**design.v**
```verilog
module datapath(input clk, reset, weCU, buffIRCU, buffAHCU,
                input buffALCU, buffRCU, srcbmuxCU, adrmuxCU,
			       input [1:0] acmuxCU, pcmuxCU,
			       input [2:0] aluopCU,
			       input [7:0] memdata,
			       output [15:0] address,
			       output [7:0] writedata, instrCU,
			       output zeroCU);
wire [7:0]  adrHout, buffIRout, buffAHout, buffALout, srcbmuxout;
wire [7:0]  acout, acmuxout, rout, buffRout, aluout;
wire [15:0] pcout, pcaddout, mdaout, pcmuxout, adrmuxout;
flopr #(8) IR(clk, reset, buffIRout, instrCU);
flopr #(8) adrH(clk, reset, buffAHout, adrHout);
buff buffIR(clk, reset, memdata, buffIRCU, buffIRout);
buff buffadrH(clk, reset, memdata, buffAHCU, buffAHout);
buff buffadrL(clk, reset, memdata, buffALCU, buffALout);
mux3 #(8) acmux(aluout, memdata, rout, acmuxCU, acmuxout);
flopr #(8) AC(clk, reset, acmuxout, acout);
flopr #(8) R(clk, reset, buffRout, rout);
buff buffR(clk, reset, acout, buffRCU, buffRout);
mux2 #(8) srcbmux(rout, 8'b00000001, srcbmuxCU, srcbmuxout);
alu alu(acout, srcbmuxout, aluopCU, aluout, zeroCU);
flopr #(16) PC(clk, reset, pcmuxout, pcout);
mux3 #(16) pcmux(pcout, pcaddout, {adrHout, buffALout}, pcmuxCU, pcmuxout);
adder pcadder(pcout, 16'b000000000000001, pcaddout);
flopr #(16) MDA(clk, reset, {adrHout, buffALout}, mdaout);
mux2 #(16) addressmux(pcout, mdaout, adrmuxCU, adrmuxout);
assign address = adrmuxout;
assign writedata = aluout;
endmodule
module mux2 # (parameter WIDTH = 8)
(input  [WIDTH-1:0] a0, a1,
 input s,
 output [WIDTH-1:0] y);
  assign y = s ? a1 : a0;
endmodule
module mux3 # (parameter WIDTH = 8)
(input  [WIDTH-1:0] a0, a1, a2,
 input  [1:0] s,
 output [WIDTH-1:0] y);
  assign y = s[1] ? a2 : (s[0] ? a1 : a0); 
endmodule
module flopr # (parameter WIDTH = 8)
(input clk, reset,
 input [WIDTH-1:0] d,
 output reg [WIDTH-1:0] q);
 always @ (posedge clk, posedge reset)
   if (reset) q <= 0;
   else q <= d;
endmodule
module buff(input clk, reset, input[7:0] a, input s, output [7:0] y);
  reg [7:0] q;
  assign y = (s == 1) ? a : q;
  always @ (posedge clk, posedge reset)
    if (reset) q <= 0;
    else q <= y;
endmodule
module adder(input [15:0] a, b, output [15:0] y);
assign y = a + b;
endmodule
module alu (a, b, sel, out, zero);
    input [7:0] a,b;
    input [2:0] sel; 
    output reg [7:0] out;
    output reg zero;
    always @ (*) 
    begin 
        case(sel) 
		      3'b000:   
	begin
		out = a; 
		if (out == 0) zero = 1;  
		else zero = 0; 
          end
            3'b001:   
	begin
		out = a+b;  
		if (out == 0)
		 zero = 1;  
		else
		zero = 0;
          end     
            3'b010:   
	begin
		out = a-b;  
		if (out == 0) zero = 1;  
		else zero = 0;
          end 
            3'b011:   
	begin
		out = 0; 
		zero = 1;
          end
			   3'b100:   
	begin
		out = a & b; 
		if (out == 0)
		 zero = 1;  
		else
		zero = 0;
          end
		     3'b101:   
	begin
		out = a | b; 
		if (out == 0) zero = 1;  
		else zero = 0; 
          end
			  3'b110:   
	begin
		out = a ^ b; 
		if (out == 0) zero = 1;  
		else zero = 0; 
          end		 
			  3'b111:   
	begin
		out = ~a; 
		if (out == 0) zero = 1;  
		else zero = 0; 
          end
        endcase
    end
endmodule
module controller(input clk, reset, zflag, 
                  input [7:0] opcode, 
						output buffIR, buffAH, buffAL, buffR, srcbmux, adrmux, we,
			         output [1:0] pcmux, acmux, 
						output [2:0] aluop);
  maindec md(clk, reset, zflag, opcode, buffAL, buffR, buffIR, buffAH, srcbmux, adrmux, we, pcmux, acmux, aluop);
endmodule
module maindec(input clk, reset, zflag, 
               input [7:0] opcode, 
					output buffAL, buffR, buffIR, buffAH, srcbmux, adrmux, we,
			      output [1:0] pcmux, acmux,
					output [2:0] aluop);
  reg [13:0] controls;
  reg [3:0] state, nextstate;
  assign {buffAL, buffAH, buffIR, acmux, buffR, srcbmux, aluop, pcmux, adrmux, we} = controls;
  parameter fetch = 4'b0000;
  parameter decode = 4'b0001;
  parameter getah = 4'b0010;
  parameter getal = 4'b0011;
  parameter loaddata = 4'b0100;
  parameter storedata = 4'b0101;
  parameter jumpinstr = 4'b0110;
  parameter alu = 4'b0111;
  parameter r_to_ac = 4'b1000;
  parameter ac_to_r = 4'b1001;
  parameter ahfetch = 4'b1010;
  parameter pcinc = 4'b1011;
  parameter NOP = 8'h00;
  parameter LDAC = 8'h01;
  parameter STAC = 8'h02;
  parameter MVAC = 8'h03;
  parameter MOVR = 8'h04;
  parameter JUMP = 8'h05;
  parameter JMPZ = 8'h06;
  parameter JPNZ = 8'h07;
  parameter ADD = 8'h08;
  parameter SUB = 8'h09;
  parameter INAC = 8'h0A;
  parameter CLAC = 8'h0B;
  parameter AND = 8'h0C;
  parameter OR = 8'h0D;
  parameter XOR = 8'h0E;
  parameter NOT = 8'h0F;
  always @(posedge clk, posedge reset)
    if (reset)  state <= fetch;
	 else        state <= nextstate;
  always @(*)
  begin  
    case(state)
	   fetch: nextstate <= decode;
		decode: case(opcode)
		          NOP: nextstate <= pcinc;
					 LDAC: nextstate <= ahfetch;
					 STAC: nextstate <= ahfetch;
					 MVAC: nextstate <= ac_to_r;
					 MOVR: nextstate <= r_to_ac;
					 JUMP: nextstate <= ahfetch;
					 JMPZ: nextstate <= ahfetch;
					 JPNZ: nextstate <= ahfetch;
					 default: nextstate <= alu;
				 endcase
		 getah: nextstate <= getal;
		 getal: if (opcode == STAC)      nextstate <= storedata;
		        else if (opcode == LDAC) nextstate <= loaddata;
				  else if ((opcode == JMPZ) & ~zflag) nextstate <= pcinc;
				  else if ((opcode == JPNZ) & zflag)  nextstate <= pcinc;
				  else                     nextstate <= jumpinstr;
		 jumpinstr: nextstate <= fetch;
		 storedata: nextstate <= fetch;
		 loaddata: nextstate <= fetch;
		 ac_to_r: nextstate <= fetch;
		 r_to_ac: nextstate <= fetch;
		 alu: nextstate <= fetch;
		 ahfetch: nextstate <= getah;
		 pcinc: nextstate <= fetch;
		 default: nextstate <= fetch;
	 endcase
  end
  always @(*)
  begin
    case(state)
	   fetch: controls <= 14'b00100000000000;
		decode: controls <= 14'b00000000000000;
		getah: controls <= 14'b01000000000100;
		getal: controls <= 14'b10000000000000;
		storedata: controls <= 14'b00000000000111;
		loaddata: controls <=  14'b00001000000110;
		ac_to_r: controls <= 14'b00000100000100;
		r_to_ac: controls <= 14'b00010000000100;
		jumpinstr: controls <= 14'b00000000001010;
		ahfetch: controls <= 14'b00000000000100;
		pcinc: controls <= 14'b00000000000100;
		alu:
		begin
		  case(opcode)
		    ADD: controls <= 14'b00000000010100;
			 SUB: controls <= 14'b00000000100100;
			 INAC: controls <= 14'b00000010010100;
			 CLAC: controls <= 14'b00000000110100;
			 AND: controls <= 14'b00000001000100;
			 OR: controls <= 14'b00000001010100;
			 XOR: controls <= 14'b00000001100100;
			 NOT: controls <= 14'b00000001110100;
			 default: controls <= 14'b00000000000000;
		  endcase
		end
		default: controls <= 14'b00000000000000;
    endcase
  end
endmodule
module smm(input clk, reset,
           input [7:0] readdata,
           output we, 
			  output [15:0] address,
			  output [7:0] writedata);
wire buffR, buffIR, buffAH, mdamux, buffAL, adrmux, srcbmux;
wire [1:0] pcmux, acmux;
wire [2:0] aluop;
wire [15:0] addr;
wire [7:0] wdata, instr;
wire zero;
datapath dp(clk, reset, we, buffIR, buffAH, buffAL, buffR, srcbmux, adrmux, acmux, pcmux, aluop, readdata, addr, wdata, instr, zero);
controller cu(clk, reset, zero, instr, buffIR, buffAH, buffAL, buffR, srcbmux, adrmux, we, pcmux, acmux, aluop);
assign writedata = wdata;
assign address = addr;
endmodule
```
**run.sh**
```bash
#!/bin/bash
# the make line also repeats each setting of config.mk as NAME=value (left out here)
make -C /OpenROAD-flow-scripts/flow DESIGN_CONFIG=/design/flow/config.mk WORK_HOME=/design/flow/orfs CLKGATE_MAP_FILE= finish
```
**config.mk**
```make
export PLATFORM = sky130hd
export DESIGN_NAME = smm
export DESIGN_NICKNAME = smm
export VERILOG_FILES = /design/flow/design.v
export SDC_FILE = /design/flow/constraint.sdc
export NUM_CORES = 4
export LEC_CHECK = 0
export ABC_AREA = 1
export CAP_MARGIN = 0
export CELL_PAD_IN_SITES_DETAIL_PLACEMENT = 1
export CELL_PAD_IN_SITES_GLOBAL_PLACEMENT = 3
export CORE_ASPECT_RATIO = 0.69
export CORE_MARGIN = 9
export CORE_UTILIZATION = 26
export CTS_CLUSTER_DIAMETER = 393
export GPL_ROUTABILITY_DRIVEN = 1
export GPL_TIMING_DRIVEN = 1
export HOLD_SLACK_MARGIN = 0.21
export MAX_ROUTING_LAYER = met4
export PLACE_DENSITY_LB_ADDON = 0.11
export SETUP_SLACK_MARGIN = 0.45
export SLEW_MARGIN = 30
```
**constraint.sdc**
```tcl
create_clock -name core_clock -period 3.68 [get_ports {clk}]
set_input_delay 0.7360 -clock core_clock [delete_from_list [all_inputs] [get_ports {clk}]]
set_output_delay 0.7360 -clock core_clock [all_outputs]
set_load 0.01 [all_outputs]
```
==> results of run 1 <==
metrics by stage:
stage	area [µm²]	setup slack, ns
floorplan	5010	0.465
global placement	6200	-0.207
detailed placement	6200	-0.315
CTS	7060	0.0627
global route	7270	-0.0969
finish	7270	0.0691
final cells by class:
type	instances	area [µm²]
fillers	2282	11300
flip-flops and latches	68	1700
inverters	101	387
repair buffers	154	1270
multi-input cells	522	3290
clock buffers	11	243
clock inverters	4	50.0
well taps	258	323
routing by layer:
metal / global-route usage, % / vias to the layer above / part of all wire, %
met4: 1.81 / 0 / 0.12
met1: 25.0 / 2525 / 54
li1: - / 2571 / -
met2: 22.7 / 68 / 41
met3: 3.34 / 2 / 5.1
met5: - / - / 0
timing repair:
item / CTS / global route
cloned: 0 / 1
setup endpoints to repair: 13 / 17
resized: 121 / 40
pin swaps: 32 / 30
buffers inserted: 30 / 9
==> flow_metrics.tcl, run 1 <==
# metrics dict for downstream scripts
set metrics [dict create \
    run_status "finished clean" \
    critical_path.cell_chain "nand2_4, nor2_8, nand3_2, inv_2, nand3_4, inv_2, nor2_4, inv_2, ha_4, fa_2, inv_2, nand2_2, nand2_4, nand3_4, nand2_1, nand2_1, nand2_2, nor2_2, a21oi_2, nand3_2, buf_6" \
    synth_nets 748 \
    cpLargestDelayFamily "simple AND/OR/NAND/NOR gates" \
    synthMuxAreaShare_pct 0.425 \
    final-setup-viol-count 0 \
    global_route.overflow_total 0 \
    fp.coreArea_mm2 0.0186 \
    power.share.sequential_pct 20.8 \
    synth.top_cells.by_area "sky130_fd_sc_hd__dfrtp_1 (34%), sky130_fd_sc_hd__nand2_1 (15%), sky130_fd_sc_hd__ha_1 (7.7%), sky130_fd_sc_hd__inv_1 (7.2%), sky130_fd_sc_hd__o21ai_0 (6.0%)" \
    synthDominantAreaCellType "sky130_fd_sc_hd__dfrtp_1" \
    first_global_vias 5394 \
    tritoncts "done" \
    syn-cell-area_mm2 0.00501 \
    crit_path_start_kind "flip-flop" \
    rr_worst_depth 31 \
    ctsLongestPathBuffers 2 \
    first_pass_iters 5 \
    synth_cells 705 \
    post_synth_ao_oa_area_fraction_pct 12.3 \
    tns_ns 0 \
    detail_route.iter0.violations 270 \
    totalPowerFinal_mw 6.41 \
    critical_path_class "flip-flop to output pin" \
    finalCritPeriodShare_pct 98.1 \
    pg_seq_mw 1.34 \
    grt_first_pass_wirelength_um 31100 \
    detail-route-antenna-nets 0 \
    ys_dominant_reg_cell "sky130_fd_sc_hd__dfrtp_1" \
    path_common_cell "sky130_fd_sc_hd__inv_2" \
    log.warning_count 49 \
    top_achievable_clock_speed_mhz 277 \
    grt_setup_unrepaired "true" \
    detailedPlacementHpwl_um 15200 \
    net-switching-power_mw 2.94 \
    cell_internal_pwr_mw 3.47 \
    wirelength_um 19500 \
    holdPathStages 0 \
    worst_skew_pair.late_latency_ns 0.33 \
    hold_buffers 0 \
    worstSetupEndpoint "writedata[6]" \
    cap_violations 0 \
    power_density_mw_per_mm2 882 \
    timing.critical_path.buf_inv 5 \
    worstHoldEndpoint "dp.MDA.q[15]" \
    syn-mean-instance-area_um2 7.10 \
    slowest_stage "sky130_fd_sc_hd__dfrtp_1" \
    route.antenna.diode_count 0 \
    r2r_end "cu.md.state[0]" \
    r2r_setup_slack_ns 0.16 \
    final_cell_count_no_fill 1118 \
    synth.cellmix.adderShare_pct 8.55 \
    synthesis_stage_register_bit_count 68 \
    worst-path-stages 21 \
    final_hold_viol_count 0 \
    synthSimpleGateAreaFrac_pct 33.2 \
    netlist.top_cell.by_instances "sky130_fd_sc_hd__nand2_1" \
    pwr.group.clock_mw 0.858 \
    die_height_um 133 \
    share_of_flip_flops_with_an_asynchronous_set_or_reset_pct 100 \
    power_frac_clock_pct 13.4 \
    vias_per_cell 4.62 \
    hold_ws_ns 0.380 \
    yosys_area_mm2 0.00501 \
    critical_path.startpoint "cu.md.state[2]" \
    cp.arrival_ns 2.87 \
    max_slew_margin_pct 47.0 \
    yosys_warnings 5 \
    power.share.combinational_pct 65.8 \
    antenna_found_initial 0 \
    global_route.usage.total_pct 16.6 \
    cellLeakagePower_nw 3.63 \
    edf_count 0 \
    remaining_drc_errors 0 \
    postSynthSeqShare_pct 34.0 \
    vias 5166 \
    numCtsBuffers 9 \
    grt_start_max_net_pins 32 \
    synthTopCellsByCount "sky130_fd_sc_hd__nand2_1 (197), sky130_fd_sc_hd__inv_1 (96), sky130_fd_sc_hd__nor2_1 (71)" \
    cts_htree_levels 3 \
    synth.logic.top_family "simple AND/OR/NAND/NOR gates" \
    floorplan.io_pins 35 \
    syn2layout_area_growth_pct 45.2 \
    worstPathRequired_ns 2.94 \
    min_path_type "flip-flop to flip-flop" \
    power.switching_fraction_pct 45.9 \
    hp-start "dp.adrH.q[7]" \
    placement.io_buffers 34 \
    yosys.cell_types.count 44 \
    fp.dieArea_mm2 0.0247 \
    num-nets-final 899 \
    die_width_um 185 \
    critical-path-max-stage-delay_ns 0.41 \
    layout.core_utilization_pct 39.2 \
    top_power_group "combinational cells" \
    fp-utilization_pct 27.0 \
    capturing_element_type_of_the_critical_path "output pin" \
    avgRoutedWirePerCell_um 17.5 \
    clock_tree.root_cell "sky130_fd_sc_hd__clkbuf_16" \
    xor_share_pct 2.27 \
    routabilityCongestion 0.860 \
    timing_max_transition_violations_final 0 \
    synth_largest_type_area_fraction_pct 34.0 \
    worst_slew_pin_slew_ns 0.789 \
    final.min_clock_period_ns 3.61 \
    cts_sinks 68 \
    worstPathMaxFanout 7 \
    irDropWorstVdd_v 0.000276 \
    clock_skew_ns 0.00601 \
    powerComb_mw 4.22 \
    cells_yosys 705 \
    r2r-start "cu.md.state[3]" \
    clkTransAtPathRegs_ns 0.06 \
    fp-row-count 41 \
    dp_cells 1063 \
]
==> run 2, diff against run 1 <==
CAP_MARGIN = 20   (was 0)
CELL_PAD_IN_SITES_DETAIL_PLACEMENT = not set   (was 1)
CELL_PAD_IN_SITES_GLOBAL_PLACEMENT = not set   (was 3)
CORE_ASPECT_RATIO = not set   (was 0.69)
CORE_MARGIN = 2   (was 9)
CORE_UTILIZATION = 69   (was 26)
CTS_CLUSTER_DIAMETER = 237   (was 393)
CTS_CLUSTER_SIZE = 23   (was not set)
GPL_ROUTABILITY_DRIVEN = not set   (was 1)
GPL_TIMING_DRIVEN = not set   (was 1)
HOLD_SLACK_MARGIN = not set   (was 0.21)
MAX_ROUTING_LAYER = not set   (was met4)
PLACE_DENSITY = 0.6   (was not set)
PLACE_DENSITY_LB_ADDON = not set   (was 0.11)
SETUP_SLACK_MARGIN = 0.84   (was 0.45)
SLEW_MARGIN = 20   (was 30)
clock period = 2.78 ns   (was 3.68 ns; I/O delays follow)
==> run 2 against run 1 <==
Effect of this change:
- the run now fails in clock tree synthesis (4_1_cts)
- die size is 68% lower
- synthesized area unchanged
- synthesized cell count stayed put
==> flow_metrics.tcl, run 2 <==
# implementation run metrics
set metrics [dict create \
    xor_share_pct 2.27 \
    cells_yosys 705 \
    routabilityCongestion 0.999 \
    syn-mean-instance-area_um2 7.10 \
    die_height_um 89.2 \
    placement.io_buffers 34 \
    fp-utilization_pct 70.1 \
    synth.logic.top_family "simple AND/OR/NAND/NOR gates" \
    post_synth_ao_oa_area_fraction_pct 12.3 \
    floorplan.io_pins 35 \
    yosys.cell_types.count 44 \
    netlist.top_cell.by_instances "sky130_fd_sc_hd__nand2_1" \
    fp.coreArea_mm2 0.00714 \
    synth.cellmix.adderShare_pct 8.55 \
    synth_largest_type_area_fraction_pct 34.0 \
    fp.dieArea_mm2 0.00795 \
    yosys_area_mm2 0.00501 \
    synthTopCellsByCount "sky130_fd_sc_hd__nand2_1 (197), sky130_fd_sc_hd__inv_1 (96), sky130_fd_sc_hd__nor2_1 (71)" \
    die_width_um 89.2 \
    synth_nets 748 \
    postSynthSeqShare_pct 34.0 \
    syn-cell-area_mm2 0.00501 \
    synthSimpleGateAreaFrac_pct 33.2 \
    synthMuxAreaShare_pct 0.425 \
    share_of_flip_flops_with_an_asynchronous_set_or_reset_pct 100 \
    yosys_warnings 5 \
    synthesis_stage_register_bit_count 68 \
    ys_dominant_reg_cell "sky130_fd_sc_hd__dfrtp_1" \
    synth.top_cells.by_area "sky130_fd_sc_hd__dfrtp_1 (34%), sky130_fd_sc_hd__nand2_1 (15%), sky130_fd_sc_hd__ha_1 (7.7%), sky130_fd_sc_hd__inv_1 (7.2%), sky130_fd_sc_hd__o21ai_0 (6.0%)" \
    run_status "aborted with a tool error" \
    synth_cells 705 \
    edf_count 0 \
    synthDominantAreaCellType "sky130_fd_sc_hd__dfrtp_1" \
    run.stop_error "[ERROR DPL-0038] Utilization greater than 100%, impossible to legalize" \
    fp-row-count 31 \
    stop_stage "clock tree synthesis (4_1_cts)" \
    detailedPlacementHpwl_um 12500 \
]
## run 2: stage by stage
step / instances / TNS (ns) / area [µm²] / hold WS (ns) / setup WS [ns]
after floorplan: 705 / -0.0285 / 5110 / 0.354 / -0.0285
after global placement: 932 / -3.88 / 6370 / 0.361 / -0.636
after detailed placement: 932 / -5.10 / 6370 / 0.363 / -0.741
==> run 3, diff against run 2 <==
ABC_AREA = not set   (was 1)
CORE_UTILIZATION = 40   (was 69)
CTS_CLUSTER_DIAMETER = not set   (was 237)
CTS_CLUSTER_SIZE = not set   (was 23)
PLACE_DENSITY = 0.89   (was 0.6)
SETUP_SLACK_MARGIN = -0.12   (was 0.84)
SLEW_MARGIN = 40   (was 20)
clock period = 5.0 ns   (was 2.78 ns; I/O delays follow)
==> run 3 against run 2 <==
Effect of this change:
- die size up 63%
- synthesized cell count down 26%
- now clean on timing, DRC and antenna
- synthesized area down 3.4%
==> flow_metrics.tcl, run 3 <==
# metrics dict for downstream scripts
set metrics [dict create \
    run_status "finished clean" \
    xor_share_pct 2.54 \
    worstPathRequired_ns 4.00 \
    cp.arrival_ns 3.86 \
    vias_per_cell 6.25 \
    floorplan.io_pins 35 \
    final.min_clock_period_ns 4.86 \
    cts_sinks 68 \
    top_achievable_clock_speed_mhz 206 \
    remaining_drc_errors 0 \
    final_hold_viol_count 0 \
    power_density_mw_per_mm2 725 \
    critical_path.cell_chain "or4_4, nor3_4, nand3b_1, nand2b_1, ha_2, fa_2, o22ai_1, nor3_1, a22oi_1, clkdlybuf4s50_1" \
    hp-start "dp.adrH.q[6]" \
    antenna_found_initial 0 \
    totalPowerFinal_mw 4.25 \
    postSynthSeqShare_pct 35.2 \
    share_of_flip_flops_with_an_asynchronous_set_or_reset_pct 100 \
    irDropWorstVdd_v 0.000280 \
    power.share.combinational_pct 59.9 \
    synth_largest_type_area_fraction_pct 35.2 \
    pg_seq_mw 1.07 \
    grt_first_pass_wirelength_um 22200 \
    capturing_element_type_of_the_critical_path "output pin" \
    worstSetupEndpoint "writedata[1]" \
    synthSimpleGateAreaFrac_pct 18.8 \
    ctsLongestPathBuffers 2 \
    detail-route-antenna-nets 0 \
    seqCellArea_mm2 0.00170 \
    cellLeakagePower_nw 2.50 \
    final-setup-viol-count 0 \
    r2r-start "dp.buffIR.q[6]" \
    dp_cells 705 \
    detailedPlacementHpwl_um 9810 \
    clkTransAtPathRegs_ns 0.06 \
    num-nets-final 617 \
    slowest_stage "sky130_fd_sc_hd__clkdlybuf4s50_1" \
    max_slew_margin_pct 48.4 \
    yosys.cell_types.count 63 \
    syn2layout_area_growth_pct 21.2 \
    r2r_setup_slack_ns 1.18 \
    syn-mean-instance-area_um2 9.24 \
    routabilityCongestion 1.02 \
    r2r_end "cu.md.state[0]" \
    worst_slew_pin_slew_ns 0.772 \
    cap_violations 0 \
    critical-path-max-stage-delay_ns 0.61 \
    edf_count 0 \
    tritoncts "done" \
    timing_max_transition_violations_final 0 \
    cts_htree_levels 3 \
    cells_yosys 523 \
    ys_dominant_reg_cell "sky130_fd_sc_hd__dfrtp_1" \
    hold_ws_ns 0.403 \
    cell_internal_pwr_mw 2.36 \
    worstPathMaxFanout 5 \
    area_of_combinational_cells_with_multiple_inputs_mm2 0.00300 \
    avgRoutedWirePerCell_um 19.2 \
    synth.top_cells.by_area "sky130_fd_sc_hd__dfrtp_1 (35%), sky130_fd_sc_hd__mux2_2 (11%), sky130_fd_sc_hd__ha_1 (8.0%), sky130_fd_sc_hd__o21ai_0 (3.6%), sky130_fd_sc_hd__nand2_1 (3.6%)" \
    placement.io_buffers 34 \
    post_synth_ao_oa_area_fraction_pct 17.2 \
    hold_buffers 0 \
    die_height_um 114 \
    holdPathStages 0 \
    yosys_area_mm2 0.00483 \
    clock_tree.root_cell "sky130_fd_sc_hd__clkbuf_16" \
    net-switching-power_mw 1.89 \
    num-fill-cells 1027 \
    final_cell_count_no_fill 726 \
    die_width_um 114 \
    cpLargestDelayFamily "simple AND/OR/NAND/NOR gates" \
    power_frac_clock_pct 14.9 \
    first_global_vias 4273 \
    synthMuxAreaShare_pct 13.2 \
    critical_path_class "flip-flop to output pin" \
    pwr.group.clock_mw 0.634 \
    fp-row-count 40 \
    dp_slack_ns 0.114 \
    power.switching_fraction_pct 44.5 \
    final.setup.worst_slack_ns 0.142 \
    grt_start_max_net_pins 40 \
    rr_worst_depth 13 \
    critical_path.startpoint "dp.buffIR.q[6]" \
    tns_ns 0 \
    synth_cells 523 \
    worst-path-stages 10 \
    crit_path_start_kind "flip-flop" \
    clock_skew_ns 0.00666 \
    wirelength_um 13900 \
    log.warning_count 47 \
    netlist.top_cell.by_instances "sky130_fd_sc_hd__dfrtp_1" \
    synthDominantAreaCellType "sky130_fd_sc_hd__dfrtp_1" \
    power.share.sequential_pct 25.1 \
    yosys_warnings 5 \
    synthTopCellsByCount "sky130_fd_sc_hd__dfrtp_1 (68), sky130_fd_sc_hd__mux2_2 (47), sky130_fd_sc_hd__nand2_1 (46)" \
    numCtsBuffers 9 \
    timing.critical_path.buf_inv 1 \
    min_path_type "flip-flop to flip-flop" \
    finalCritPeriodShare_pct 97.2 \
    worstHoldEndpoint "dp.MDA.q[14]" \
    global_route.overflow_total 0 \
    route.antenna.diode_count 0 \
    fp-utilization_pct 40.6 \
    global_route.usage.total_pct 21.7 \
    fp.dieArea_mm2 0.0130 \
    first_pass_iters 5 \
    top_power_group "combinational cells" \
    syn-cell-area_mm2 0.00483 \
    synth.cellmix.adderShare_pct 8.85 \
    powerComb_mw 2.55 \
    synthesis_stage_register_bit_count 68 \
    synth_nets 566 \
    detail_route.iter0.violations 673 \
    vias 4538 \
    worst_skew_pair.late_latency_ns 0.33 \
    synth.logic.top_family "simple AND/OR/NAND/NOR gates" \
    fp.coreArea_mm2 0.0119 \
]
==> run 3: area by class of cell <==
class	instances	area share [%]
Clock inverter	7	1.28
Timing Repair Buffer	61	9.50
Inverter	32	2.07
Tap cell	147	3.14
Clock buffer	9	3.84
Sequential cell	68	29.0
Multi-Input combinational cell	402	51.1
==> run 3: timing repair <==
item,4_1_cts,5_1_grt
gates resized,2,14
endpoints found under the setup margin,2,4
setup buffers,0,5
cloned,0,0
pin swaps,0,5
==> run 3: per-layer routing <==
metal | up-vias | GRT usage (%) | share of wire, %
li1 | 2040 | - | -
met1 | 2179 | 29.1 | 42
met5 | - | 0 | 0
met2 | 261 | 33.5 | 46
met4 | 0 | 10.6 | 4.5
met3 | 58 | 4.25 | 8.2
==> run 3: stage by stage <==
stage | area, µm² | utilization (%)
floorplan | 4830 | -
global placement | 5450 | 45.8
detailed placement | 5460 | 45.9
CTS | 5780 | 48.5
global route | 5860 | 49.2
finish | 5860 | 49.2
==> run 4, diff against run 3 <==
ABC_AREA = 1   (was not set)
CORE_UTILIZATION = 69   (was 40)
CTS_CLUSTER_DIAMETER = 237   (was not set)
CTS_CLUSTER_SIZE = 23   (was not set)
PLACE_DENSITY = 0.6   (was 0.89)
SETUP_SLACK_MARGIN = 0.73   (was -0.12)
SLEW_MARGIN = 20   (was 40)
clock period = 2.85 ns   (was 5.0 ns; I/O delays follow)
==> run 4 against run 3 <==
Effect of this change:
- the run now fails in clock tree synthesis (4_1_cts)
- synthesized area rose by 3.5%
- die size fell by 39%
- synthesized cell count rose by 35%
==> flow_metrics.tcl, run 4 <==
# implementation run metrics
set metrics [dict create \
    yosys.cell_types.count 44 \
    synth.logic.top_family "simple AND/OR/NAND/NOR gates" \
    run_status "aborted with a tool error" \
    synth_largest_type_area_fraction_pct 34.0 \
    yosys_area_mm2 0.00501 \
    synth.top_cells.by_area "sky130_fd_sc_hd__dfrtp_1 (34%), sky130_fd_sc_hd__nand2_1 (15%), sky130_fd_sc_hd__ha_1 (7.7%), sky130_fd_sc_hd__inv_1 (7.2%), sky130_fd_sc_hd__o21ai_0 (6.0%)" \
    postSynthSeqShare_pct 34.0 \
    netlist.top_cell.by_instances "sky130_fd_sc_hd__nand2_1" \
    synthesis_stage_register_bit_count 68 \
    synth_nets 748 \
    fp-utilization_pct 70.1 \
    share_of_flip_flops_with_an_asynchronous_set_or_reset_pct 100 \
    die_height_um 89.2 \
    synthDominantAreaCellType "sky130_fd_sc_hd__dfrtp_1" \
    fp.coreArea_mm2 0.00714 \
    syn-mean-instance-area_um2 7.10 \
    placement.io_buffers 34 \
    yosys_warnings 5 \
    cells_yosys 705 \
    fp.dieArea_mm2 0.00795 \
    run.stop_error "[ERROR DPL-0038] Utilization greater than 100%, impossible to legalize" \
    edf_count 0 \
    ys_dominant_reg_cell "sky130_fd_sc_hd__dfrtp_1" \
    synthSimpleGateAreaFrac_pct 33.2 \
    fp-row-count 31 \
    synthMuxAreaShare_pct 0.425 \
    floorplan.io_pins 35 \
    post_synth_ao_oa_area_fraction_pct 12.3 \
    synth_cells 705 \
    die_width_um 89.2 \
    synth.cellmix.adderShare_pct 8.55 \
    detailedPlacementHpwl_um 12300 \
    routabilityCongestion 0.923 \
    synthTopCellsByCount "sky130_fd_sc_hd__nand2_1 (197), sky130_fd_sc_hd__inv_1 (96), sky130_fd_sc_hd__nor2_1 (71)" \
    stop_stage "clock tree synthesis (4_1_cts)" \
    xor_share_pct 2.27 \
    syn-cell-area_mm2 0.00501 \
]
==> run 4: through the flow <==
step	util, %	hold WS, ns	cells	setup WS, ns	area [µm²]
global placement	87.7	0.360	923	-0.552	6260
floorplan	-	0.354	705	0.0275	5110
detailed placement	87.7	0.379	923	-0.691	6260
==> run 5, diff against run 4 <==
ABC_AREA = not set   (was 1)
CORE_UTILIZATION = 58   (was 69)
CTS_CLUSTER_DIAMETER = 50   (was 237)
CTS_CLUSTER_SIZE = 37   (was 23)
HOLD_SLACK_MARGIN = -0.1   (was not set)
PLACE_DENSITY = not set   (was 0.6)
SETUP_SLACK_MARGIN = 0.72   (was 0.73)
TNS_END_PERCENT = 5   (was not set)
clock period = 2.65 ns   (was 2.85 ns; I/O delays follow)
==> run 5 against run 4 <==
Effect of this change:
- the layout now fails its checks (negative setup slack)
- die size is 14% higher
- synthesized cell count is 26% lower
- synthesized area down 3.4%
==> flow_metrics.tcl, run 5 <==
# metrics dict for downstream scripts
set metrics [dict create \
    run_status "finished with violations" \
    check-failures "negative setup slack" \
    worstSetupEndpoint "writedata[7]" \
    die_height_um 95.3 \
    clock_tree.root_cell "sky130_fd_sc_hd__clkbuf_8" \
    worst-path-stages 16 \
    cellLeakagePower_nw 3.19 \
    avgRoutedWirePerCell_um 21.7 \
    power_density_mw_per_mm2 1420 \
    power.share.combinational_pct 70.0 \
    global_route.usage.total_pct 38.9 \
    routabilityCongestion 1.05 \
    synth.logic.top_family "simple AND/OR/NAND/NOR gates" \
    detail-route-antenna-nets 0 \
    clkTransAtPathRegs_ns 0.08 \
    top_power_group "combinational cells" \
    tritoncts "done" \
    fp.dieArea_mm2 0.00908 \
    synth.top_cells.by_area "sky130_fd_sc_hd__dfrtp_1 (35%), sky130_fd_sc_hd__mux2_2 (11%), sky130_fd_sc_hd__ha_1 (8.0%), sky130_fd_sc_hd__o21ai_0 (3.6%), sky130_fd_sc_hd__nand2_1 (3.6%)" \
    detailedPlacementHpwl_um 12300 \
    ys_dominant_reg_cell "sky130_fd_sc_hd__dfrtp_1" \
    synth_largest_type_area_fraction_pct 35.2 \
    worstHoldEndpoint "dp.MDA.q[8]" \
    die_width_um 95.3 \
    share_of_flip_flops_with_an_asynchronous_set_or_reset_pct 100 \
    power.switching_fraction_pct 42.9 \
    synth_nets 566 \
    placement.io_buffers 34 \
    post_synth_ao_oa_area_fraction_pct 17.2 \
    dp_slack_ns -1.46 \
    synth.cellmix.adderShare_pct 8.85 \
    cp.arrival_ns 3.57 \
    holdPathStages 0 \
    grt_setup_unrepaired "true" \
    timing.critical_path.buf_inv 5 \
    worstPathMaxFanout 3 \
    final.min_clock_period_ns 4.10 \
    synth_cells 523 \
    grt_start_max_net_pins 35 \
    r2r-start "dp.buffIR.q[5]" \
    first_pass_iters 8 \
    vias 5157 \
    route.antenna.diode_count 0 \
    r2r_setup_slack_ns -1.39 \
    critical_path.startpoint "dp.buffIR.q[5]" \
    r2r_end "cu.md.state[0]" \
    synthMuxAreaShare_pct 13.2 \
    powerComb_mw 6.97 \
    syn2layout_area_growth_pct 44.5 \
    slowest_stage "sky130_fd_sc_hd__or4_4" \
    fp-row-count 33 \
    final-setup-viol-count 19 \
    synthDominantAreaCellType "sky130_fd_sc_hd__dfrtp_1" \
    synthSimpleGateAreaFrac_pct 18.8 \
    ctsLongestPathBuffers 2 \
    power_frac_clock_pct 10.6 \
    worstPathRequired_ns 2.12 \
    numCtsBuffers 9 \
    yosys_warnings 5 \
    synthTopCellsByCount "sky130_fd_sc_hd__dfrtp_1 (68), sky130_fd_sc_hd__mux2_2 (47), sky130_fd_sc_hd__nand2_1 (46)" \
    capturing_element_type_of_the_critical_path "output pin" \
    first_global_vias 4982 \
    fp.coreArea_mm2 0.00813 \
    floorplan.io_pins 35 \
    totalPowerFinal_mw 9.95 \
    dp_cells 775 \
    xor_share_pct 2.54 \
    irDropWorstVdd_v 0.000845 \
    power.share.sequential_pct 19.4 \
    remaining_drc_errors 0 \
    cells_yosys 523 \
    path_common_cell "sky130_fd_sc_hd__buf_4" \
    postSynthSeqShare_pct 35.2 \
    grt_first_pass_wirelength_um 26500 \
    clock_skew_ns 0.0144 \
    yosys_area_mm2 0.00483 \
    syn-mean-instance-area_um2 9.24 \
    final_cell_count_no_fill 806 \
    final_hold_viol_count 0 \
    edf_count 0 \
    log.warning_count 52 \
    yosys.cell_types.count 63 \
    worst_skew_pair.late_latency_ns 0.35 \
    wirelength_um 17500 \
    cts_htree_levels 3 \
    pg_seq_mw 1.92 \
    cell_internal_pwr_mw 5.68 \
    crit_path_start_kind "flip-flop" \
    min_path_type "flip-flop to flip-flop" \
    top_achievable_clock_speed_mhz 244 \
    net-switching-power_mw 4.27 \
    cts_sinks 68 \
    cpLargestDelayFamily "simple AND/OR/NAND/NOR gates" \
    worst_slew_pin_slew_ns 0.551 \
    critical_path.cell_chain "or4_4, nor3_4, nand3b_1, buf_4, buf_4, nand2_4, buf_4, ha_1, o21ba_2, nor2_2, a31oi_2, xnor2_2, nor2_1, o32ai_2, inv_1, buf_2" \
    finalCritPeriodShare_pct 155 \
    syn-cell-area_mm2 0.00483 \
    final.setup.worst_slack_ns -1.45 \
    pwr.group.clock_mw 1.05 \
    timing_max_transition_violations_final 0 \
    synthesis_stage_register_bit_count 68 \
    rr_worst_depth 22 \
    critical-path-max-stage-delay_ns 0.56 \
    max_slew_margin_pct 63.3 \
    cap_violations 0 \
    antenna_found_initial 1 \
    netlist.top_cell.by_instances "sky130_fd_sc_hd__dfrtp_1" \
    critical_path_class "flip-flop to output pin" \
    hp-start "dp.adrH.q[0]" \
    num-nets-final 740 \
    layout.core_utilization_pct 85.9 \
    global_route.overflow_total 0 \
    vias_per_cell 6.40 \
    detail_route.iter0.violations 545 \
    fp-utilization_pct 59.4 \
]
[run 5: metal layers]
metal	vias up	track usage [%]	share of wire (%)
met4	2	13.2	3.0
met1	2484	54.0	40
li1	2263	-	-
met2	348	59.6	46
met5	-	0	0.074
met3	60	9.49	11
[run 5: cell type report]
class / count / area [µm²]
Clock buffer: 9 / 124
Clock inverter: 6 / 114
Inverter: 32 / 125
Fill cell: 444 / 1150
Multi-Input combinational cell: 402 / 3290
Sequential cell: 68 / 1700
Tap cell: 105 / 131
Timing Repair Buffer: 184 / 1500
[run 5: per-stage QoR]
step	TNS, ns	area [µm²]	hold WS [ns]
finish	-19.11	6990	0.410
CTS	-19.06	6840	0.408
global route	-21.66	6990	0.420
floorplan	-11.45	4890	0.370
detailed placement	-18.98	6310	0.389
global placement	-16.94	6310	0.376
[run 5: repair_timing]
item / in CTS / in global routing
pin swaps: 36 / 22
gates resized: 162 / 36
endpoints found under the hold margin: 0 / 0
endpoints found under the setup margin: 52 / 52
hold buffers: 0 / 0
setup buffers: 15 / 1
==> run 6, diff against run 5 <==
CORE_UTILIZATION = 56   (was 58)
CTS_CLUSTER_DIAMETER = not set   (was 50)
CTS_CLUSTER_SIZE = 30   (was 37)
HOLD_SLACK_MARGIN = not set   (was -0.1)
SETUP_SLACK_MARGIN = 0.89   (was 0.72)
TNS_END_PERCENT = not set   (was 5)
clock period = 3.39 ns   (was 2.65 ns; I/O delays follow)
==> run 6 against run 5 <==
Effect of this change:
- the layout still fails its checks (negative setup slack)
- non-clock buffer count up 1
- clock-buffer cell count up 2
- hold slack about the same
- final area up 5.1%
- die size up 3.4%
==> flow_metrics.tcl, run 6 <==
# metrics dict for downstream scripts
set metrics [dict create \
    worst_skew_pair.late_latency_ns 0.36 \
    top_power_group "combinational cells" \
    critical-path-max-stage-delay_ns 0.56 \
    synthMuxAreaShare_pct 13.2 \
    first_global_vias 5243 \
    grt_first_pass_wirelength_um 29500 \
    capturing_element_type_of_the_critical_path "output pin" \
    crit_path_start_kind "flip-flop" \
    power_density_mw_per_mm2 1180 \
    dp_slack_ns -0.817 \
    xor_share_pct 2.54 \
    cap_violations 0 \
    vias_per_cell 6.75 \
    finalCritPeriodShare_pct 127 \
    remaining_drc_errors 0 \
    fp.dieArea_mm2 0.00939 \
    avgRoutedWirePerCell_um 24.4 \
    timing_max_transition_violations_final 0 \
    finalInstanceArea_mm2 0.00734 \
    dp_cells 756 \
    clkTransAtPathRegs_ns 0.08 \
    holdPathStages 0 \
    final.min_clock_period_ns 4.29 \
    cells_yosys 523 \
    num-nets-final 741 \
    syn2layout_area_growth_pct 51.9 \
    check-failures "negative setup slack" \
    fp-row-count 33 \
    synthesis_stage_register_bit_count 68 \
    tritoncts "done" \
    min_path_type "flip-flop to flip-flop" \
    worstHoldEndpoint "dp.MDA.q[11]" \
    pwr.group.clock_mw 0.730 \
    worst_slew_pin_slew_ns 1.10 \
    r2r_setup_slack_ns -0.75 \
    power.share.sequential_pct 18.3 \
    tns_ns -7.46 \
    die_height_um 96.9 \
    critical_path_class "flip-flop to output pin" \
    grt_setup_unrepaired "true" \
    synth_cells 523 \
    synth.top_cells.by_area "sky130_fd_sc_hd__dfrtp_1 (35%), sky130_fd_sc_hd__mux2_2 (11%), sky130_fd_sc_hd__ha_1 (8.0%), sky130_fd_sc_hd__o21ai_0 (3.6%), sky130_fd_sc_hd__nand2_1 (3.6%)" \
    max_slew_margin_pct 26.3 \
    critical_path.startpoint "dp.buffIR.q[5]" \
    cts_sinks 68 \
    hp-start "dp.adrH.q[3]" \
    path_common_cell "sky130_fd_sc_hd__or4_4" \
    cts_htree_levels 3 \
    irDropWorstVdd_v 0.000668 \
    worstSetupEndpoint "writedata[7]" \
    worstPathRequired_ns 2.71 \
    r2r-start "dp.buffIR.q[5]" \
    power_frac_clock_pct 8.4 \
    cellLeakagePower_nw 3.28 \
    die_width_um 96.9 \
    synth_largest_type_area_fraction_pct 35.2 \
    log.warning_count 52 \
    ctsLongestPathBuffers 2 \
    hold_buffers 0 \
    ys_dominant_reg_cell "sky130_fd_sc_hd__dfrtp_1" \
    vias 5452 \
    final-setup-viol-count 16 \
    clock_skew_ns 0.0212 \
    cp.arrival_ns 3.61 \
    r2r_end "cu.md.state[2]" \
    postSynthSeqShare_pct 35.2 \
    syn-cell-area_mm2 0.00483 \
    worst-path-stages 14 \
    timing.critical_path.buf_inv 4 \
    final_hold_viol_count 0 \
    yosys.cell_types.count 63 \
    synth.cellmix.adderShare_pct 8.85 \
    global_route.usage.total_pct 39.7 \
    run_status "finished with violations" \
    edf_count 0 \
    powerComb_mw 6.34 \
    worstPathMaxFanout 3 \
    post_synth_ao_oa_area_fraction_pct 17.2 \
    synth_nets 566 \
    final.setup.worst_slack_ns -0.901 \
    yosys_area_mm2 0.00483 \
    yosys_warnings 5 \
    synthTopCellsByCount "sky130_fd_sc_hd__dfrtp_1 (68), sky130_fd_sc_hd__mux2_2 (47), sky130_fd_sc_hd__nand2_1 (46)" \
    netlist.top_cell.by_instances "sky130_fd_sc_hd__dfrtp_1" \
    grt_start_max_net_pins 29 \
    cell_internal_pwr_mw 4.83 \
    cpLargestDelayFamily "simple AND/OR/NAND/NOR gates" \
    synth.logic.top_family "simple AND/OR/NAND/NOR gates" \
    routabilityCongestion 1.08 \
    route.antenna.diode_count 0 \
    dpl-instance-area_mm2 0.00620 \
    wirelength_um 19700 \
    fp.coreArea_mm2 0.00830 \
    top_achievable_clock_speed_mhz 233 \
    detail_route.iter0.violations 781 \
    synthSimpleGateAreaFrac_pct 18.8 \
    first_pass_iters 8 \
    net-switching-power_mw 3.81 \
    slowest_stage "sky130_fd_sc_hd__or4_4" \
    power.share.combinational_pct 73.3 \
    global_route.overflow_total 0 \
    detailedPlacementHpwl_um 12100 \
    floorplan.io_pins 35 \
    numCtsBuffers 9 \
    syn-mean-instance-area_um2 9.24 \
    fp-utilization_pct 58.3 \
    antenna_found_initial 0 \
    pg_seq_mw 1.58 \
    detail-route-antenna-nets 0 \
    share_of_flip_flops_with_an_asynchronous_set_or_reset_pct 100 \
    synthDominantAreaCellType "sky130_fd_sc_hd__dfrtp_1" \
    rr_worst_depth 22 \
    placement.io_buffers 34 \
    final_cell_count_no_fill 808 \
    power.switching_fraction_pct 44.1 \
    critical_path.cell_chain "or4_4, nor3_4, nand3b_1, buf_4, buf_6, nand2_4, ha_4, or4_4, nor2_4, or3_4, a21oi_2, o32ai_2, inv_1, buf_2" \
    clock_tree.root_cell "sky130_fd_sc_hd__clkbuf_8" \
]
-- run 6: per-stage QoR --
stage,hold slack [ns],total power [mW],utilization (%)
final,0.410,8.65,88.5
after global routing,0.410,8.97,88.5
after CTS,0.405,7.79,84.5
after detailed placement,0.387,6.13,74.7
after global placement,0.378,6.01,74.7
after floorplan,0.370,4.01,-
-- run 6: what timing repair did --
item                       CTS  global route
resized                    191            66
setup endpoints to repair   46            50
gates cloned                 1             0
setup buffers               25            10
pin swaps                   25            36
-- run 6: area by class of cell --
type / instances / area (µm²)
tap: 105 / 131
inverter: 32 / 125
clock inverter: 5 / 60.1
clock buffer: 11 / 151
timing repair buffer: 185 / 1650
fill: 370 / 957
sequential: 68 / 1700
multi-input combinational: 402 / 3520
-- run 6: metal layers --
metal / vias up / GRT usage (%) / wire [µm]
met3: 133 / 8.09 / 2270
met1: 2615 / 55.6 / 7420
met2: 428 / 60.4 / 8910
met4: 0 / 15.9 / 1150
met5: - / 0 / 0
li1: 2276 / - / -
==> run 7, diff against run 6 <==
ABC_AREA = 1   (was not set)
CAP_MARGIN = 40   (was 20)
CORE_UTILIZATION = 72   (was 56)
CTS_CLUSTER_DIAMETER = 364   (was not set)
CTS_CLUSTER_SIZE = 15   (was 30)
HOLD_SLACK_MARGIN = 0.27   (was not set)
PLACE_DENSITY = 0.8   (was not set)
SETUP_SLACK_MARGIN = -0.21   (was 0.89)
clock period = 3.41 ns   (was 3.39 ns; I/O delays follow)
==> run 7 against run 6 <==
Effect of this change:
- the flow now stops in global routing (5_1_grt)
- die size is 19% lower
- synthesized area grew 3.5%
- synthesized cell count increased by 35%
==> flow_metrics.tcl, run 7 <==
# implementation run metrics
set metrics [dict create \
    fp.dieArea_mm2 0.00764 \
    run.stop_error "[ERROR DPL-0038] Utilization greater than 100%, impossible to legalize" \
    placement.io_buffers 34 \
    fp.coreArea_mm2 0.00676 \
    synth_largest_type_area_fraction_pct 34.0 \
    yosys_warnings 5 \
    synthSimpleGateAreaFrac_pct 33.2 \
    synthesis_stage_register_bit_count 68 \
    xor_share_pct 2.27 \
    netlist.top_cell.by_instances "sky130_fd_sc_hd__nand2_1" \
    fp-row-count 30 \
    dp_cells 874 \
    synthDominantAreaCellType "sky130_fd_sc_hd__dfrtp_1" \
    synth_cells 705 \
    fp-utilization_pct 74.1 \
    routabilityCongestion 0.979 \
    cells_yosys 705 \
    yosys.cell_types.count 44 \
    die_width_um 87.4 \
    synth_nets 748 \
    synthTopCellsByCount "sky130_fd_sc_hd__nand2_1 (197), sky130_fd_sc_hd__inv_1 (96), sky130_fd_sc_hd__nor2_1 (71)" \
    synth.logic.top_family "simple AND/OR/NAND/NOR gates" \
    ys_dominant_reg_cell "sky130_fd_sc_hd__dfrtp_1" \
    edf_count 0 \
    synth.top_cells.by_area "sky130_fd_sc_hd__dfrtp_1 (34%), sky130_fd_sc_hd__nand2_1 (15%), sky130_fd_sc_hd__ha_1 (7.7%), sky130_fd_sc_hd__inv_1 (7.2%), sky130_fd_sc_hd__o21ai_0 (6.0%)" \
    detailedPlacementHpwl_um 11500 \
    cts_sinks 68 \
    syn-cell-area_mm2 0.00501 \
    ctsLongestPathBuffers 2 \
    post_synth_ao_oa_area_fraction_pct 12.3 \
    synth.cellmix.adderShare_pct 8.55 \
    numCtsBuffers 9 \
    synthMuxAreaShare_pct 0.425 \
    run_status "aborted with a tool error" \
    dpl-instance-area_mm2 0.00590 \
    yosys_area_mm2 0.00501 \
    die_height_um 87.4 \
    stop_stage "global routing (5_1_grt)" \
    floorplan.io_pins 35 \
    postSynthSeqShare_pct 34.0 \
    clock_tree.root_cell "sky130_fd_sc_hd__clkbuf_8" \
    cts_htree_levels 3 \
    hold_buffers 0 \
    share_of_flip_flops_with_an_asynchronous_set_or_reset_pct 100 \
    syn-mean-instance-area_um2 7.10 \
]
run 7: stage by stage:
step                utilization, %  setup WS [ns]
global placement              87.1         -0.234
CTS                           93.2         -0.209
floorplan                        -          0.185
detailed placement            87.4         -0.363
run 7: what timing repair did:
| item | CTS |
|---|---|
| setup endpoints to repair | 7 |
| setup buffers | 12 |
| pin swaps | 7 |
| resized | 50 |
==> run 8, diff against run 7 <==
CAP_MARGIN = 20   (was 40)
CORE_ASPECT_RATIO = 1.45   (was not set)
CORE_UTILIZATION = 65   (was 72)
CTS_CLUSTER_DIAMETER = 230   (was 364)
CTS_CLUSTER_SIZE = 99   (was 15)
PLACE_DENSITY = 0.88   (was 0.8)
SETUP_SLACK_MARGIN = not set   (was -0.21)
TNS_END_PERCENT = 5   (was not set)
clock period = 2.78 ns   (was 3.41 ns; I/O delays follow)
==> run 8 against run 7 <==
Effect of this change:
- the flow again stops in global routing (5_1_grt)
- synthesized area unchanged
- synthesized cell count is the same
- die size is 10% higher
==> flow_metrics.tcl, run 8 <==
# implementation run metrics
set metrics [dict create \
    run_status "aborted with a tool error" \
    stop_stage "global routing (5_1_grt)" \
    run.stop_error "[ERROR GRT-0232] Routing congestion too high. Check the congestion heatmap in the GUI." \
    clock_tree.root_cell "sky130_fd_sc_hd__clkbuf_8" \
    synthSimpleGateAreaFrac_pct 33.2 \
    placement.io_buffers 34 \
    synth.top_cells.by_area "sky130_fd_sc_hd__dfrtp_1 (34%), sky130_fd_sc_hd__nand2_1 (15%), sky130_fd_sc_hd__ha_1 (7.7%), sky130_fd_sc_hd__inv_1 (7.2%), sky130_fd_sc_hd__o21ai_0 (6.0%)" \
    edf_count 0 \
    dpl-instance-area_mm2 0.00629 \
    syn-cell-area_mm2 0.00501 \
    netlist.top_cell.by_instances "sky130_fd_sc_hd__nand2_1" \
    yosys_warnings 5 \
    global_route.usage.total_pct 72.0 \
    die_height_um 110 \
    share_of_flip_flops_with_an_asynchronous_set_or_reset_pct 100 \
    detailedPlacementHpwl_um 12400 \
    synthTopCellsByCount "sky130_fd_sc_hd__nand2_1 (197), sky130_fd_sc_hd__inv_1 (96), sky130_fd_sc_hd__nor2_1 (71)" \
    fp.coreArea_mm2 0.00746 \
    post_synth_ao_oa_area_fraction_pct 12.3 \
    cts_htree_levels 3 \
    synthesis_stage_register_bit_count 68 \
    cts_sinks 68 \
    synthMuxAreaShare_pct 0.425 \
    ys_dominant_reg_cell "sky130_fd_sc_hd__dfrtp_1" \
    fp.dieArea_mm2 0.00843 \
    ctsLongestPathBuffers 2 \
    floorplan.io_pins 35 \
    yosys_area_mm2 0.00501 \
    yosys.cell_types.count 44 \
    synth.cellmix.adderShare_pct 8.55 \
    synth_cells 705 \
    die_width_um 76.9 \
    postSynthSeqShare_pct 34.0 \
    xor_share_pct 2.27 \
    synth_largest_type_area_fraction_pct 34.0 \
    synth.logic.top_family "simple AND/OR/NAND/NOR gates" \
    routabilityCongestion 0.996 \
    cells_yosys 705 \
    numCtsBuffers 9 \
    syn-mean-instance-area_um2 7.10 \
    synthDominantAreaCellType "sky130_fd_sc_hd__dfrtp_1" \
    fp-row-count 38 \
    synth_nets 748 \
    fp-utilization_pct 67.1 \
    global_route.overflow_total 42 \
]
## run 8: layer usage
metal	GRT overflow	GRT usage, %
met3	0	46.4
met1	0	68.0
met2	32	97.2
met4	10	84.3
met5	0	3.13
## run 8: repair_timing
item                                    in CTS
hold buffers                                 0
buffers inserted                            23
gates resized                               92
endpoints found under the setup margin      32
pin swaps                                   31
## run 8: stage by stage
| stage | worst slack [ns] | util [%] | instances | TNS, ns |
|---|---|---|---|---|
| floorplan | -0.0408 | - | 705 | -0.112 |
| global placement | -0.584 | 84.3 | 930 | -3.99 |
| detailed placement | -0.727 | 84.3 | 930 | -5.36 |
| CTS | -0.622 | 91.5 | 969 | -6.11 |
==> run 9, diff against run 8 <==
ABC_AREA = not set   (was 1)
CORE_ASPECT_RATIO = not set   (was 1.45)
CORE_UTILIZATION = 62   (was 65)
CTS_CLUSTER_DIAMETER = not set   (was 230)
CTS_CLUSTER_SIZE = 17   (was 99)
HOLD_SLACK_MARGIN = not set   (was 0.27)
PLACE_DENSITY = 0.6   (was 0.88)
TNS_END_PERCENT = not set   (was 5)
clock period = 3.99 ns   (was 2.78 ns; I/O delays follow)
==> run 9 against run 8 <==
Effect of this change:
- the layout now fails its checks (negative setup slack)
- synthesized area fell by 3.4%
- die size grew 1.0%
- synthesized cell count shrank 26%
==> flow_metrics.tcl, run 9 <==
# metrics dict for downstream scripts
set metrics [dict create \
    cpLargestDelayFamily "simple AND/OR/NAND/NOR gates" \
    ctsLongestPathBuffers 2 \
    crit_path_start_kind "flip-flop" \
    cts_sinks 68 \
    dpl-instance-area_mm2 0.00583 \
    syn-mean-instance-area_um2 9.24 \
    detail-route-antenna-nets 0 \
    share_of_flip_flops_with_an_asynchronous_set_or_reset_pct 100 \
    global_route.usage.total_pct 39.9 \
    r2r-start "dp.buffIR.q[4]" \
    irDropWorstVdd_v 0.000730 \
    final_hold_viol_count 0 \
    rr_worst_depth 22 \
    first_pass_iters 7 \
    detail_route.iter0.violations 632 \
    hold_buffers 0 \
    synthMuxAreaShare_pct 13.2 \
    yosys.cell_types.count 63 \
    fp.dieArea_mm2 0.00852 \
    tns_ns -1.14 \
    routabilityCongestion 1.05 \
    synth.cellmix.adderShare_pct 8.85 \
    check-failures "negative setup slack" \
    die_height_um 92.3 \
    net-switching-power_mw 2.72 \
    capturing_element_type_of_the_critical_path "output pin" \
    power_frac_clock_pct 8.8 \
    worst_skew_pair.late_latency_ns 0.35 \
    r2r_setup_slack_ns -0.02 \
    timing.critical_path.buf_inv 3 \
    route.antenna.diode_count 0 \
    global_route.overflow_total 0 \
    die_width_um 92.3 \
    clock_skew_ns 0.0129 \
    hp-start "dp.adrH.q[7]" \
    tritoncts "done" \
    cells_yosys 523 \
    syn-cell-area_mm2 0.00483 \
    finalCritPeriodShare_pct 107 \
    synth_cells 523 \
    final_cell_count_no_fill 756 \
    power.share.sequential_pct 22.2 \
    final-setup-viol-count 7 \
    synthTopCellsByCount "sky130_fd_sc_hd__dfrtp_1 (68), sky130_fd_sc_hd__mux2_2 (47), sky130_fd_sc_hd__nand2_1 (46)" \
    totalPowerFinal_mw 5.97 \
    worstPathMaxFanout 8 \
    pwr.group.clock_mw 0.524 \
    max_slew_margin_pct 33.3 \
    yosys_area_mm2 0.00483 \
    antenna_found_initial 0 \
    slowest_stage "sky130_fd_sc_hd__or4_4" \
    remaining_drc_errors 0 \
    cell_internal_pwr_mw 3.25 \
    top_achievable_clock_speed_mhz 234 \
    fp-utilization_pct 63.2 \
    worst-path-stages 14 \
    power.switching_fraction_pct 45.5 \
    synthesis_stage_register_bit_count 68 \
    layout.core_utilization_pct 84.6 \
    placement.io_buffers 34 \
    syn2layout_area_growth_pct 33.8 \
    critical_path.startpoint "dp.buffIR.q[4]" \
    synth.top_cells.by_area "sky130_fd_sc_hd__dfrtp_1 (35%), sky130_fd_sc_hd__mux2_2 (11%), sky130_fd_sc_hd__ha_1 (8.0%), sky130_fd_sc_hd__o21ai_0 (3.6%), sky130_fd_sc_hd__nand2_1 (3.6%)" \
    cts_htree_levels 3 \
    powerComb_mw 4.13 \
    top_power_group "combinational cells" \
    yosys_warnings 5 \
    num-nets-final 692 \
    r2r_end "cu.md.state[0]" \
    log.warning_count 51 \
    numCtsBuffers 9 \
    num-fill-cells 444 \
    synth_nets 566 \
    worstPathRequired_ns 3.19 \
    edf_count 0 \
    hold_ws_ns 0.398 \
    first_global_vias 4989 \
    worstHoldEndpoint "dp.MDA.q[15]" \
    detailedPlacementHpwl_um 10900 \
    min_path_type "flip-flop to flip-flop" \
    fp-row-count 32 \
    fp.coreArea_mm2 0.00765 \
    finalInstanceArea_mm2 0.00647 \
    dp_cells 718 \
    ys_dominant_reg_cell "sky130_fd_sc_hd__dfrtp_1" \
    critical_path_class "flip-flop to output pin" \
    holdPathStages 0 \
    timing_max_transition_violations_final 0 \
    synth.logic.top_family "simple AND/OR/NAND/NOR gates" \
    wirelength_um 16500 \
    final.min_clock_period_ns 4.28 \
    avgRoutedWirePerCell_um 21.9 \
    dp_slack_ns -0.389 \
    synth_largest_type_area_fraction_pct 35.2 \
    grt_setup_unrepaired "true" \
    worst_slew_pin_slew_ns 0.992 \
    power_density_mw_per_mm2 923 \
    floorplan.io_pins 35 \
    grt_first_pass_wirelength_um 26200 \
    cap_violations 0 \
    postSynthSeqShare_pct 35.2 \
    power.share.combinational_pct 69.1 \
    critical_path.cell_chain "or4_4, nor3_4, nand3b_1, buf_6, nand2b_4, ha_2, a21o_1, nand4_1, a31oi_1, xnor2_1, nor2_1, o32ai_2, inv_1, buf_2" \
    vias_per_cell 6.64 \
    clkTransAtPathRegs_ns 0.08 \
    vias 5023 \
    cellLeakagePower_nw 2.81 \
    grt_start_max_net_pins 29 \
    pg_seq_mw 1.32 \
    cp.arrival_ns 3.48 \
    synthDominantAreaCellType "sky130_fd_sc_hd__dfrtp_1" \
    xor_share_pct 2.54 \
    critical-path-max-stage-delay_ns 0.55 \
    run_status "finished with violations" \
    clock_tree.root_cell "sky130_fd_sc_hd__clkbuf_8" \
    netlist.top_cell.by_instances "sky130_fd_sc_hd__dfrtp_1" \
    post_synth_ao_oa_area_fraction_pct 17.2 \
    worstSetupEndpoint "writedata[7]" \
    final.setup.worst_slack_ns -0.291 \
    synthSimpleGateAreaFrac_pct 18.8 \
]
-- run 9: routing by layer --
metal / wire, µm / part of all wire, % / global-route usage (%)
met5: 0 / 0 / 0
met3: 1580 / 9.6 / 8.30
met2: 7400 / 45 / 61.5
met1: 6800 / 41 / 55.4
met4: 736 / 4.5 / 15.2
-- run 9: final cells by class --
cell class	instances	area (µm²)	share of cell area (%)
Sequential cell	68	1700	26.3
Clock buffer	9	124	1.91
Multi-Input combinational cell	402	3250	50.2
Clock inverter	7	51.3	0.793
Inverter	32	120	1.86
Timing Repair Buffer	136	1100	17.0
Tap cell	102	128	1.97
-- run 9: timing repair --
action                                  in CTS  in global routing
hold endpoints to repair                     0                  0
buffers inserted                            23                  2
pin swaps                                   17                 10
endpoints found under the setup margin       8                 11
resized                                     75                 25
==> run 10, diff against run 9 <==
CORE_UTILIZATION = 72   (was 62)
CTS_CLUSTER_DIAMETER = 360   (was not set)
MAX_ROUTING_LAYER = met4   (was not set)
PLACE_DENSITY = not set   (was 0.6)
PLACE_DENSITY_LB_ADDON = 0.25   (was not set)
TNS_END_PERCENT = 20   (was not set)
clock period = 3.22 ns   (was 3.99 ns; I/O delays follow)
==> run 10 against run 9 <==
Effect of this change:
- the run now fails in clock tree synthesis (4_1_cts)
- synthesized cell count unchanged
- die size is 13% lower
- synthesized area unchanged
==> flow_metrics.tcl, run 10 <==
# implementation run metrics
set metrics [dict create \
    dp_slack_ns -1.10 \
    run_status "aborted with a tool error" \
    dp_cells 719 \
    synth_nets 566 \
    edf_count 0 \
    share_of_flip_flops_with_an_asynchronous_set_or_reset_pct 100 \
    fp-row-count 29 \
    die_height_um 85.9 \
    synthTopCellsByCount "sky130_fd_sc_hd__dfrtp_1 (68), sky130_fd_sc_hd__mux2_2 (47), sky130_fd_sc_hd__nand2_1 (46)" \
    die_width_um 85.9 \
    stop_stage "clock tree synthesis (4_1_cts)" \
    synth_cells 523 \
    synthDominantAreaCellType "sky130_fd_sc_hd__dfrtp_1" \
    routabilityCongestion 1.20 \
    netlist.top_cell.by_instances "sky130_fd_sc_hd__dfrtp_1" \
    fp.dieArea_mm2 0.00739 \
    placement.io_buffers 34 \
    postSynthSeqShare_pct 35.2 \
    synth.cellmix.adderShare_pct 8.85 \
    synthSimpleGateAreaFrac_pct 18.8 \
    synthesis_stage_register_bit_count 68 \
    run.stop_error "[ERROR DPL-0038] Utilization greater than 100%, impossible to legalize" \
    yosys_area_mm2 0.00483 \
    synth_largest_type_area_fraction_pct 35.2 \
    synthMuxAreaShare_pct 13.2 \
    syn-mean-instance-area_um2 9.24 \
    xor_share_pct 2.54 \
    yosys.cell_types.count 63 \
    yosys_warnings 5 \
    floorplan.io_pins 35 \
    syn-cell-area_mm2 0.00483 \
    ys_dominant_reg_cell "sky130_fd_sc_hd__dfrtp_1" \
    synth.logic.top_family "simple AND/OR/NAND/NOR gates" \
    cells_yosys 523 \
    synth.top_cells.by_area "sky130_fd_sc_hd__dfrtp_1 (35%), sky130_fd_sc_hd__mux2_2 (11%), sky130_fd_sc_hd__ha_1 (8.0%), sky130_fd_sc_hd__o21ai_0 (3.6%), sky130_fd_sc_hd__nand2_1 (3.6%)" \
    fp.coreArea_mm2 0.00642 \
    post_synth_ao_oa_area_fraction_pct 17.2 \
    detailedPlacementHpwl_um 13900 \
    fp-utilization_pct 75.3 \
]
run 10: stage by stage:
stage | TNS [ns] | hold slack, ns | cell area [µm²] | power, mW
2_1_floorplan | -3.01 | 0.370 | 4870 | 4.14
3_3_place_gp | -6.72 | 0.380 | 6020 | 5.98
3_5_place_dp | -9.88 | 0.387 | 6020 | 6.43
==> run 11, diff against run 10 <==
ABC_AREA = 1   (was not set)
CORE_UTILIZATION = 70   (was 72)
CTS_CLUSTER_DIAMETER = not set   (was 360)
CTS_CLUSTER_SIZE = 30   (was 17)
MAX_ROUTING_LAYER = not set   (was met4)
PLACE_DENSITY = 0.79   (was not set)
PLACE_DENSITY_LB_ADDON = not set   (was 0.25)
SETUP_SLACK_MARGIN = -0.28   (was not set)
TNS_END_PERCENT = not set   (was 20)
clock period = 3.98 ns   (was 3.22 ns; I/O delays follow)
==> run 11 against run 10 <==
Effect of this change:
- synthesized area increased by 3.5%
- now fails the layout checks on negative setup slack
- die size increased by 6.2%
- synthesized cell count increased by 35%
==> flow_metrics.tcl, run 11 <==
# metrics dict for downstream scripts
set metrics [dict create \
    check-failures "negative setup slack" \
    synth_cells 705 \
    synthDominantAreaCellType "sky130_fd_sc_hd__dfrtp_1" \
    r2r_setup_slack_ns 0.65 \
    wirelength_um 14800 \
    max_slew_margin_pct 33.1 \
    final.min_clock_period_ns 4.17 \
    global_route.usage.total_pct 39.3 \
    post_synth_ao_oa_area_fraction_pct 12.3 \
    avgRoutedWirePerCell_um 17.1 \
    capturing_element_type_of_the_critical_path "output pin" \
    placement.io_buffers 34 \
    cp.arrival_ns 3.38 \
    timing_max_transition_violations_final 0 \
    cell_internal_pwr_mw 2.44 \
    worst-path-stages 16 \
    worstHoldEndpoint "dp.MDA.q[15]" \
    ctsLongestPathBuffers 2 \
    holdPathStages 0 \
    share_of_flip_flops_with_an_asynchronous_set_or_reset_pct 100 \
    pg_seq_mw 1.26 \
    clkTransAtPathRegs_ns 0.08 \
    edf_count 0 \
    power_frac_clock_pct 12.4 \
    vias 5152 \
    layout.core_utilization_pct 85.6 \
    xor_share_pct 2.27 \
    detailedPlacementHpwl_um 10300 \
    critical_path.cell_chain "inv_1, nand2_2, nor2_8, nand3_1, inv_1, nand3_4, inv_1, nor2_1, inv_1, ha_1, fa_1, xnor2_1, o21ai_0, inv_1, nand3_2, clkdlybuf4s50_1" \
    num-nets-final 805 \
    netlist.top_cell.by_instances "sky130_fd_sc_hd__nand2_1" \
    critical_path_class "flip-flop to output pin" \
    powerComb_mw 2.93 \
    crit_path_start_kind "flip-flop" \
    power.share.sequential_pct 26.4 \
    final.setup.worst_slack_ns -0.194 \
    top_power_group "combinational cells" \
    r2r-start "cu.md.state[3]" \
    log.warning_count 49 \
    numCtsBuffers 9 \
    rr_worst_depth 27 \
    cap_violations 0 \
    die_width_um 88.6 \
    cells_yosys 705 \
    synthMuxAreaShare_pct 0.425 \
    critical_path.startpoint "cu.md.state[3]" \
    worst_skew_pair.late_latency_ns 0.35 \
    grt_first_pass_wirelength_um 23700 \
    syn-cell-area_mm2 0.00501 \
    hp-start "dp.adrH.q[7]" \
    fp.coreArea_mm2 0.00687 \
    power.switching_fraction_pct 49.1 \
    dp_cells 845 \
    synth_nets 748 \
    tritoncts "done" \
    worstSetupEndpoint "writedata[2]" \
    cts_htree_levels 3 \
    postSynthSeqShare_pct 34.0 \
    finalCritPeriodShare_pct 105 \
    clock_tree.root_cell "sky130_fd_sc_hd__clkbuf_8" \
    first_global_vias 5022 \
    net-switching-power_mw 2.35 \
    grt_start_max_net_pins 56 \
    highest-signal-layer "met4" \
    pwr.group.clock_mw 0.595 \
    power_density_mw_per_mm2 814 \
    route.antenna.diode_count 0 \
    min_path_type "flip-flop to flip-flop" \
    worst_slew_pin_slew_ns 1.00 \
    power.share.combinational_pct 61.2 \
    slowest_stage "sky130_fd_sc_hd__clkdlybuf4s50_1" \
    irDropWorstVdd_v 0.000470 \
    fp-row-count 30 \
    syn-mean-instance-area_um2 7.10 \
    timing.critical_path.buf_inv 6 \
    yosys_area_mm2 0.00501 \
    ys_dominant_reg_cell "sky130_fd_sc_hd__dfrtp_1" \
    antenna_found_initial 0 \
    path_common_cell "sky130_fd_sc_hd__inv_1" \
    cpLargestDelayFamily "buffers and inverters" \
    synthesis_stage_register_bit_count 68 \
    floorplan.io_pins 35 \
    final_cell_count_no_fill 863 \
    synthSimpleGateAreaFrac_pct 33.2 \
    yosys_warnings 5 \
    global_route.overflow_total 0 \
    met1Wirelength_um 5440 \
    worstPathMaxFanout 6 \
    cts_sinks 68 \
    top_achievable_clock_speed_mhz 240 \
    cellLeakagePower_nw 3.02 \
    syn2layout_area_growth_pct 17.5 \
    synth.cellmix.adderShare_pct 8.55 \
    detail-route-antenna-nets 0 \
    fp.dieArea_mm2 0.00784 \
    critical-path-max-stage-delay_ns 0.54 \
    die_height_um 88.6 \
    r2r_end "cu.md.state[0]" \
    synthTopCellsByCount "sky130_fd_sc_hd__nand2_1 (197), sky130_fd_sc_hd__inv_1 (96), sky130_fd_sc_hd__nor2_1 (71)" \
    run_status "finished with violations" \
    synth_largest_type_area_fraction_pct 34.0 \
    synth.top_cells.by_area "sky130_fd_sc_hd__dfrtp_1 (34%), sky130_fd_sc_hd__nand2_1 (15%), sky130_fd_sc_hd__ha_1 (7.7%), sky130_fd_sc_hd__inv_1 (7.2%), sky130_fd_sc_hd__o21ai_0 (6.0%)" \
    first_pass_iters 6 \
    final_hold_viol_count 0 \
    fp-utilization_pct 72.9 \
    yosys.cell_types.count 44 \
    clock_skew_ns 0.0134 \
    hold_ws_ns 0.383 \
    detailed_route_wirelength_on_metal2_um 7260 \
    detail_route.iter0.violations 514 \
    worstPathRequired_ns 3.18 \
    totalPowerFinal_mw 4.79 \
    final-setup-viol-count 3 \
    wl_met3_um 1270 \
    vias_per_cell 5.97 \
    synth.logic.top_family "simple AND/OR/NAND/NOR gates" \
    remaining_drc_errors 0 \
    routabilityCongestion 1.01 \
]
-- run 11: per-stage QoR --
step / cell area, µm² / worst slack [ns] / setup TNS (ns)
3_5_place_dp: 5570 / 0.00398 / 0
6_report: 5880 / -0.194 / -0.308
4_1_cts: 5800 / -0.277 / -1.05
2_1_floorplan: 5010 / 0.641 / 0
3_3_place_gp: 5570 / 0.0845 / 0
5_1_grt: 5880 / -0.303 / -0.922
-- run 11: cell type report --
type | instances | area, µm²
clock buffer | 11 | 141
clock inverter | 5 | 61.3
fill | 392 | 988
inverter | 101 | 384
multi-input combinational | 521 | 2920
sequential | 68 | 1700
tap | 96 | 120
timing repair buffer | 61 | 553
-- run 11: metal layers --
layer	vias up	GRT usage [%]
li1	2383	-
met1	2382	45.8
met2	308	68.6
met3	79	7.28
met4	0	21.3
met5	-	0
-- run 11: timing repair --
item | CTS | global route
setup endpoints to repair | 2 | 6
hold buffers | 0 | 0
resized | 4 | 17
buffers inserted | 1 | 1
pin swaps | 1 | 0
Power is estimated from default activity; no workload was simulated.
